Design catTrap, start of the top module:
module catTrap(Clk, Reset, Down_b, hCount, vCount, rgb, bright, Block_col, Block_row);
Size: about 2500 cells after synthesis, about 94 flip-flops, roughly 17000 sq um of cells after synthesis.
make LEC_CHECK=0 CAP_MARGIN=0 CELL_PAD_IN_SITES_GLOBAL_PLACEMENT=2 CORE_ASPECT_RATIO=0.64 CORE_MARGIN=2 CORE_UTILIZATION=65 CTS_CLUSTER_SIZE=98 GPL_ROUTABILITY_DRIVEN=0 MAX_ROUTING_LAYER=met4 SETUP_SLACK_MARGIN=1.14 SLEW_MARGIN=20 TNS_END_PERCENT=90 finish   # period 10.0 ns
run.sh (not shown) runs the stock make flow with config.mk's settings and CLKGATE_MAP_FILE=.
The first run died in global placement without I/O (GPL-0301).
==> next run, changes <==
- CAP_MARGIN: 0 -> 20
- CELL_PAD_IN_SITES_GLOBAL_PLACEMENT: 2 -> default
- CORE_ASPECT_RATIO: 0.64 -> default
- CORE_UTILIZATION: 65 -> 28
- CTS_CLUSTER_SIZE: 98 -> default
- GPL_ROUTABILITY_DRIVEN: 0 -> default
- MAX_ROUTING_LAYER: met4 -> default
- SETUP_SLACK_MARGIN: 1.14 -> default
- TNS_END_PERCENT: 90 -> default
- clock period: 10.0 -> 9.63 ns (I/O delays scaled with it)
Now the flow ran to the end with no violations. Synthesized area does not change. Die area came out higher by 130%. Synthesized cell count does not change.
==> next run, changes <==
- ABC_AREA: default -> 1
- CORE_UTILIZATION: 28 -> 66
- TNS_END_PERCENT: default -> 5
- clock period: 9.63 -> 4.13 ns (I/O delays scaled with it)
The new run never finished: it broke off in global routing. Synthesized area goes up by a few percent. Die size goes down by well over a third. Synthesized cell count goes up by a quarter to a third.
==> next run, changes <==
- CORE_UTILIZATION: 66 -> 72
- TNS_END_PERCENT: 5 -> 100
- clock period: 4.13 -> 6.2 ns (I/O delays scaled with it)
=> With this change the flow aborted during clock tree synthesis; die area went down by about 8%; synthesized area does not change; synthesized cell count stays the same.
==> next run, changes <==
- CORE_UTILIZATION: 72 -> 54
- TNS_END_PERCENT: 100 -> default
- clock period: 6.2 -> 6.97 ns (I/O delays scaled with it)
After rerunning: This time the run died in global routing on GRT-0232; area after synthesis does not change; die area went up by a quarter to a third; synthesized cell count does not change.

catTrap again, from the RTL that the note above started with.
==> flow/config.mk <==
export PLATFORM = sky130hd
export DESIGN_NAME = catTrap
export DESIGN_NICKNAME = catTrap
export VERILOG_FILES = /design/flow/design.v
export SDC_FILE = /design/flow/constraint.sdc
export NUM_CORES = 4
export LEC_CHECK = 0
export CAP_MARGIN = 20
export CORE_MARGIN = 2
export CORE_UTILIZATION = 58
export SLEW_MARGIN = 20
==> flow/constraint.sdc <==
create_clock -name core_clock -period 5.44 [get_ports {Clk}]
set_input_delay 1.0880 -clock core_clock [delete_from_list [all_inputs] [get_ports {Clk}]]
set_output_delay 1.0880 -clock core_clock [all_outputs]
set_load 0.01 [all_outputs]
The baseline died in global routing, error GRT-0232.
Then changed:
--- a/flow/config.mk
+++ b/flow/config.mk
@@ -9,3 +9,6 @@
 export CORE_MARGIN = 2
-export CORE_UTILIZATION = 58
+export CORE_UTILIZATION = 30
+export CTS_CLUSTER_DIAMETER = 331
+export CTS_CLUSTER_SIZE = 94
+export PLACE_DENSITY = 0.78
 export SLEW_MARGIN = 20
==> flow/constraint.sdc (replaced) <==
create_clock -name core_clock -period 10.0 [get_ports {Clk}]
set_input_delay 2.0000 -clock core_clock [delete_from_list [all_inputs] [get_ports {Clk}]]
set_output_delay 2.0000 -clock core_clock [all_outputs]
set_load 0.01 [all_outputs]
Effect: With this change the flow went through all stages and came out clean; synthesized cell count is unchanged; die area is higher by well over a third; synthesized area is unchanged.
Then changed:
--- a/flow/config.mk
+++ b/flow/config.mk
@@ -9,6 +9,4 @@
 export CORE_MARGIN = 2
-export CORE_UTILIZATION = 30
-export CTS_CLUSTER_DIAMETER = 331
-export CTS_CLUSTER_SIZE = 94
-export PLACE_DENSITY = 0.78
+export CORE_UTILIZATION = 51
+export CTS_CLUSTER_SIZE = 99
 export SLEW_MARGIN = 20
==> flow/constraint.sdc (replaced) <==
create_clock -name core_clock -period 7.01 [get_ports {Clk}]
set_input_delay 1.4020 -clock core_clock [delete_from_list [all_inputs] [get_ports {Clk}]]
set_output_delay 1.4020 -clock core_clock [all_outputs]
set_load 0.01 [all_outputs]
- The new run ran to the end with violations: setup timing
- hold slack improved by 0.037 ns
- first-iteration DRC count rises by 31%
- sequential power rose by 43%
- global-route usage increases by 28 points
- cell area climbs by 21%
- clock-buffer cell count rises by 3
- critical path depth increases by 5
- sequential share of layout area came out lower by 2.3 points
- clock power climbs by 25%
- setup slack loses 0.63 ns
- synthesized area is unchanged
Power figures rest on the tool's default switching activity, not on a simulated workload.
